==> trial 48: inputs <==
==> flow/design.v <==
`timescale 1ns / 1ps
module PC(input clk,input rst, 
	input [31:0]jump_address,
	input[31:0] alu_ou_result,
	input [31:0]alu_result,
	input [1:0]pc_source,
	input zero,
	input pcwrite ,
	input pcwrite_cond,
	output reg [31:0] pc_out
    );
	 wire pc_in;
	 assign pc_in=pcwrite||(zero&&pcwrite_cond);
	always@(posedge clk or posedge rst)begin
		if(rst)begin
			pc_out<=0;
		end
		else begin
			if(pc_in)begin
				case(pc_source)
					2'b00:pc_out<=pc_out+1;
					2'b01:pc_out<=alu_ou_result;
					2'b10:pc_out<=jump_address;
					default:pc_out<=alu_result;
				endcase
			end
		end
	end
endmodule
`timescale 1ns / 1ps
module Instruction_reg(input [31:0]instruction,
input IRwrite,
input clk,
input rst,
output reg[5:0]opcode,
output reg[5:0]func,
output reg[31:0]jump_address,
output reg[4:0]rs,
output reg[4:0]rt,
output reg[4:0]rd,
output reg[31:0]signextend
    );
always@(posedge clk or posedge rst)begin
	if(rst)begin
		opcode<=0;
		rs<=0;
		rt<=0;
		rd<=0;
		func<=0;
		jump_address<=0;
		signextend<=0;
	end	
	else begin
		if(IRwrite)begin
			opcode<=instruction[31:26];
			rs<=instruction[25:21];
			rt<=instruction[20:16];
			rd<=instruction[15:11];
			func<=instruction[5:0];
			jump_address<={16'b0, instruction[15:0]};
			signextend<= {{16{instruction[15]}}, instruction[15:0]};
		end	
	end 
end
endmodule
`timescale 1ns / 1ps
module memory_data_register(input [31:0]data_in,
	input clk,input rst,
	output reg [31:0]mdr_result
    );
	always@(posedge clk or posedge rst)begin
		if(rst)begin
			mdr_result<=0;
		end
		else
			mdr_result<=data_in;
	end
endmodule
`timescale 1ns / 1ps
module controlunit (
    input clk,
    input rst,
    input [5:0] opcode,
    output PCWrite,
    output IorD,
    output MemWrite,
    output IRWrite,
    output ALUSrcA,
    output [1:0] ALUSrcB,
    output [1:0] ALUOp,
    output MemtoReg,
    output RegWrite,
    output RegDst,
    output PCWriteCond,
    output MemRead,
    output [1:0] PCSource,
    output Branch
    );
  reg PCWrite_reg, IorD_reg, MemWrite_reg, IRWrite_reg, ALUSrcA_reg, MemtoReg_reg, RegWrite_reg, RegDst_reg, PCWriteCond_reg, MemRead_reg, Branch_reg;
  reg [1:0] PCSource_reg;
  reg [1:0] ALUSrcB_reg;
  reg [1:0] ALUOp_reg;
    reg [3:0] next_state, current_state;
    parameter IDLE = 4'b0000, FETCH = 4'b0001, DECODE = 4'b0010, RTYP1 = 4'b0011, RTYP2 = 4'b0100, LW = 4'b0101,
    LW1 = 4'b0110, LW2 = 4'b0111, SW = 4'b1000, SW1 = 4'b1001, BEQ = 4'b1010, JUMP = 4'b1011;
    always@(posedge clk or posedge rst)
    begin 
        if(rst)
            current_state <= IDLE;
        else
            current_state <= next_state;
    end
    always@(current_state or opcode) begin
        case(current_state)
            IDLE: next_state = FETCH;
            FETCH: next_state= DECODE;
            DECODE: 
                case(opcode)
                    6'b000000: next_state = RTYP1;
                    6'b100011: next_state = LW;
                    6'b101011: next_state = SW;
                    6'b000100: next_state = BEQ;
                    6'b001000: next_state = JUMP;
                    default: next_state = IDLE;
                endcase
            RTYP1: next_state = RTYP2;
            LW: next_state = LW1;
            LW1: next_state = LW2;
            SW: next_state = SW1;
            SW1: next_state = IDLE;
            LW2: next_state = IDLE;
            RTYP2: next_state = IDLE;
            BEQ: next_state = IDLE;
            JUMP: next_state = IDLE;
            default: next_state = IDLE;
        endcase
    end
    always@(current_state)
    begin
            PCWrite_reg = 0;
            IorD_reg = 0;
            MemWrite_reg = 0;
            IRWrite_reg = 0;
            ALUSrcA_reg = 0;
            ALUSrcB_reg = 0;
            ALUOp_reg = 0;
            MemtoReg_reg = 0;
            RegWrite_reg = 0;
            RegDst_reg = 0;
            PCWriteCond_reg = 0;
            MemRead_reg = 0;
            PCSource_reg = 0;
            Branch_reg = 0;
        case(current_state)
            FETCH: begin
                PCWrite_reg = 1;
                IRWrite_reg = 1;
                ALUSrcB_reg = 2'b01;
					 MemRead_reg=1;
            end
            DECODE: begin
                ALUSrcB_reg = 2'b11;
            end
            RTYP1: begin
                ALUSrcA_reg = 1;
                ALUOp_reg = 2'b10;
            end
            RTYP2: begin
                RegDst_reg = 1;
                RegWrite_reg = 1;
            end
            LW, SW: begin
                ALUSrcA_reg = 1;
                ALUSrcB_reg = 2'b10;
            end
            LW1: begin
                IorD_reg = 1;
                MemRead_reg = 1;
            end
            LW2: begin
                MemtoReg_reg = 1;
                RegWrite_reg = 1;
            end
            SW1: begin
                IorD_reg = 1;
                MemWrite_reg = 1;
            end
            BEQ: begin
                ALUSrcA_reg = 1;
                ALUOp_reg = 2'b01;
                PCSource_reg = 2'b01;
                PCWriteCond_reg = 1;
                Branch_reg = 1;
            end
            JUMP: begin
                PCSource_reg = 2'b10;
                PCWrite_reg = 1;
            end
        endcase
    end
    assign PCWrite = PCWrite_reg;
    assign IorD = IorD_reg;
    assign MemWrite = MemWrite_reg;
    assign IRWrite = IRWrite_reg;
    assign ALUSrcA = ALUSrcA_reg;
    assign ALUSrcB = ALUSrcB_reg;
    assign ALUOp = ALUOp_reg;
    assign MemtoReg = MemtoReg_reg;
    assign RegWrite = RegWrite_reg;
    assign RegDst = RegDst_reg;
    assign PCWriteCond = PCWriteCond_reg;
    assign MemRead = MemRead_reg;
    assign PCSource = PCSource_reg;
    assign Branch = Branch_reg;
endmodule
module Registers( input clk,input rst,
	input [4:0]rs,
	input [4:0]rt,
	input [4:0]rd,	
	input regdst,
	input regwrite,
	input memtoreg,
	input[31:0] alu_ou_result,
	input[31:0]mdr_result,
	output reg[31:0]rs_data,
	output reg[31:0]rt_data
    );
	reg [31:0] register [9:0];
	wire [4:0] wa = regdst ? rd : rt;
	always@(*)begin
		if(rst)begin
			rs_data=0;
			rt_data=0;
		end
		else begin
			rs_data=(rs<5'd10)?register[rs]:32'b0;
			rt_data=(rt<5'd10)?register[rt]:32'b0;
		end
	end
	always@(posedge clk)begin
		if(regwrite && wa<5'd10)begin
			if(memtoreg)begin
				register[wa]<=mdr_result;
			end
			else
				register[wa]<=alu_ou_result;
		end
	end
endmodule
module registerA(input clk,input rst, input [31:0]rs_data,
	output reg[31:0]A_out
    );
	always@(posedge clk or posedge rst)begin
		if(rst)
			A_out<=0;
		else
			A_out<=rs_data;
	end
endmodule
module registerB(input clk,input rst, input [31:0]rt_data,
	output reg[31:0]B_out
    );
	always@(posedge clk or posedge rst)begin
		if(rst)
			B_out<=0;
		else
			B_out<=rt_data;
	end
endmodule
module Alu_Control(input clk,input rst,
	input [5:0]func,
	input[1:0]alu_op,
	output reg[3:0] alu_control
    );
	always @(*) begin
    if (rst) begin
        alu_control = 4'b0000;
    end
    else begin
        case (alu_op)
            2'b10: case (func)
                6'b000000: alu_control = 4'b0010;
                6'b000001: alu_control = 4'b0110;
                6'b000010: alu_control = 4'b0000;
                default: alu_control = 4'b0010;
            endcase
            2'b01: alu_control = 4'b0110;
            2'b11: alu_control = 4'b0010;
            default: alu_control = 4'b0010;
        endcase
    end
end
endmodule
module ALU(alu_result,zero,clk,inputA,inputB,signextend,pc,alu_control,alu_src_A,alu_src_B);
  output reg [31:0] alu_result;
  output reg zero;
  input clk;
  input wire [31:0] inputA,inputB;
  input wire [31:0] signextend;
  input wire [31:0]pc;
  input wire [3:0] alu_control;
  input wire alu_src_A;
  input wire [1:0]alu_src_B;
 reg [31:0] input1,input2;
  always@(*)begin
	if(alu_src_A)
		input1=inputA;
	else
		input1=pc;
  end
  always@(*)begin
	case(alu_src_B)
		2'b00:input2=inputB;
		2'b01:input2=1;
		default:input2=signextend;
	endcase	
  end
  always @(*)
      begin
          case (alu_control)
          4'b0010: alu_result = input1 + input2; 
          4'b0110: alu_result = input1 - input2; 
          4'b0000: alu_result = input1 & input2; 
          4'b0001: alu_result = input1 | input2; 
          4'b1100: alu_result = ~(input1 | input2); 
          4'b1001: alu_result = input2 << input1 ; 
          default: alu_result = input1 + input2;
       endcase
      end
  always@(alu_result)       
    begin
      if(alu_result == 32'h0000_0000)
            zero = 1'b1;
        else
            zero = 1'b0;
    end
endmodule
`timescale 1ns / 1ps
module ALUreg(input[31:0]alu_result,
	input clk,input rst,
	output reg[31:0]alu_ou_result
    );
	always@(posedge clk or posedge rst)begin
		if(rst)
			alu_ou_result<=0;
		else
			alu_ou_result<=alu_result;
	end
endmodule
`timescale 1ns / 1ps
module Integration(input clk,
	 input rst,
	 output [31:0]mem_addr,
	 output [31:0]mem_wdata,
	 output mem_we,
	 input [31:0]mem_rdata
 );
 	wire [5:0]func;
	wire [31:0]signextend;
	wire [31:0]rs_data;
	wire [31:0]rt_data;
	 wire [31:0]mdr_result;
	 wire [31:0]A_out;
	  wire [31:0]B_out;
	  wire [31:0]alu_ou_result;
	   wire[3:0]alu_control;
	 wire zero;
	 wire [31:0]instruction;
	 wire [31:0]pc_out;
	 wire [31:0]jump_address;
	 wire [31:0]alu_result;
	 wire [5:0] opcode;
	 wire [4:0] rs;
	 wire [4:0] rt;
	 wire [4:0] rd;
	 wire PCWrite;
	 wire IorD;
	 wire MemWrite;
	 wire IRWrite;
	 wire ALUSrcA;
	 wire [1:0] ALUSrcB;
	 wire [1:0] ALUOp;
	 wire MemtoReg;
	 wire RegWrite;
	 wire RegDst;
	 wire PCWriteCond;
	 wire MemRead;
	 wire [1:0] PCSource;
	 wire Branch;
	assign instruction = mem_rdata;
	assign mem_addr = IorD ? alu_ou_result : pc_out;
	assign mem_wdata = B_out;
	assign mem_we = MemWrite;
PC pc (
    .clk(clk), 
    .rst(rst), 
    .jump_address(jump_address),
    .alu_ou_result(alu_ou_result),
    .alu_result(alu_result),
    .pc_source(PCSource), 
    .zero(zero),
    .pcwrite(PCWrite), 
    .pcwrite_cond(PCWriteCond),
    .pc_out(pc_out)
    );
	Instruction_reg IR (
    .instruction(instruction), 
    .IRwrite(IRWrite), 
    .clk(clk), 
    .rst(rst), 
    .opcode(opcode), 
    .func(func), 
    .jump_address(jump_address), 
    .rs(rs), 
    .rt(rt), 
    .rd(rd), 
    .signextend(signextend)
    );
	 memory_data_register mdr (
    .data_in(mem_rdata), 
    .clk(clk), 
    .rst(rst), 
    .mdr_result(mdr_result)
    );
	 controlunit control (
    .clk(clk), 
    .rst(rst), 
    .opcode(opcode), 
    .PCWrite(PCWrite), 
    .IorD(IorD), 
    .MemWrite(MemWrite), 
    .IRWrite(IRWrite), 
    .ALUSrcA(ALUSrcA), 
    .ALUSrcB(ALUSrcB), 
    .ALUOp(ALUOp), 
    .MemtoReg(MemtoReg), 
    .RegWrite(RegWrite), 
    .RegDst(RegDst), 
    .PCWriteCond(PCWriteCond), 
    .MemRead(MemRead), 
    .PCSource(PCSource), 
    .Branch(Branch)
    );
	Registers registermem (
    .clk(clk), 
    .rst(rst), 
    .rs(rs), 
    .rt(rt), 
    .rd(rd), 
    .regdst(RegDst), 
    .regwrite(RegWrite), 
    .memtoreg(MemtoReg), 
    .alu_ou_result(alu_ou_result), 
    .mdr_result(mdr_result), 
    .rs_data(rs_data), 
    .rt_data(rt_data)
    );
	 registerA Areg (
    .clk(clk), 
    .rst(rst), 
    .rs_data(rs_data), 
    .A_out(A_out)
    );
	 registerB Breg (
    .clk(clk), 
    .rst(rst), 
    .rt_data(rt_data), 
    .B_out(B_out)
    );
	Alu_Control alu_cont(
    .clk(clk), 
    .rst(rst), 
    .func(func), 
    .alu_op(ALUOp), 
    .alu_control(alu_control)
    );
	ALU alu (
    .alu_result(alu_result), 
    .zero(zero), 
	 .clk(clk),
    .inputA(A_out), 
    .inputB(B_out), 
    .signextend(signextend), 
    .pc(pc_out), 
    .alu_control(alu_control), 
    .alu_src_A(ALUSrcA), 
    .alu_src_B(ALUSrcB)
    );
	 ALUreg alureg (
    .alu_result(alu_result), 
    .clk(clk), 
    .rst(rst), 
    .alu_ou_result(alu_ou_result)
    );
endmodule
==> flow/run.sh <==
#!/bin/bash
# the make line also repeats each setting of config.mk as NAME=value (left out here)
make -C /OpenROAD-flow-scripts/flow DESIGN_CONFIG=/design/flow/config.mk WORK_HOME=/design/flow/orfs CLKGATE_MAP_FILE= finish
==> flow/config.mk <==
export PLATFORM = sky130hd
export DESIGN_NAME = Integration
export DESIGN_NICKNAME = Integration
export VERILOG_FILES = /design/flow/design.v
export SDC_FILE = /design/flow/constraint.sdc
export NUM_CORES = 4
export LEC_CHECK = 0
export CAP_MARGIN = 5
export CORE_MARGIN = 2
export CORE_UTILIZATION = 68
export CTS_CLUSTER_DIAMETER = 27
export CTS_CLUSTER_SIZE = 41
export MAX_ROUTING_LAYER = met4
export SETUP_SLACK_MARGIN = 1.47
export SLEW_MARGIN = 20
==> flow/constraint.sdc <==
create_clock -name core_clock -period 5.0 [get_ports {clk}]
set_input_delay 1.0000 -clock core_clock [delete_from_list [all_inputs] [get_ports {clk}]]
set_output_delay 1.0000 -clock core_clock [all_outputs]
set_load 0.01 [all_outputs]
==> trial 45: changes against trial 48 <==
Settings changed: CAP_MARGIN 5 to 0, CORE_UTILIZATION 68 to 72, CTS_CLUSTER_DIAMETER 27 to 305, CTS_CLUSTER_SIZE 41 to 13, MAX_ROUTING_LAYER met4 to default, PLACE_DENSITY_LB_ADDON from default to 0.15, SETUP_SLACK_MARGIN 1.47 to 0.28, SLEW_MARGIN 20 to 40.
==> flow/constraint.sdc (replaced) <==
create_clock -name core_clock -period 2.02 [get_ports {clk}]
set_input_delay 0.4040 -clock core_clock [delete_from_list [all_inputs] [get_ports {clk}]]
set_output_delay 0.4040 -clock core_clock [all_outputs]
set_load 0.01 [all_outputs]
==> out/results.ini <==
[status]
outcome=aborted with a tool error
stop_stage=clock tree synthesis
error=[ERROR DPL-0033] detailed placement checks failed during check placement.

[floorplanning]
core_area_um2=37580
die_x_um=199.1
die_y_um=199.1

[place]
post_dp_cell_area_um2=33490
dp_hpwl_um=76140
pre_cts_ws_ns=-4.241

-- figures above: trial 45

==> out/results.ini <==
[cts]
postCtsHoldBufs=0

[floorplanning]
die_y_um=204.7
core_area_um2=39730

[synth]
top_cells_by_count=edfxtp_1, dfrtp_1, a211oi_1, mux4_2, nand2_1
numSynthFlops=516

[status]
error=[ERROR GRT-0232] Routing congestion too high. Check the congestion heatmap in the GUI.
outcome=aborted with a tool error
stop_stage=global routing

[place]
post_dp_cell_area_um2=31430
pre_cts_ws_ns=-1.420

-- figures above: trial 48

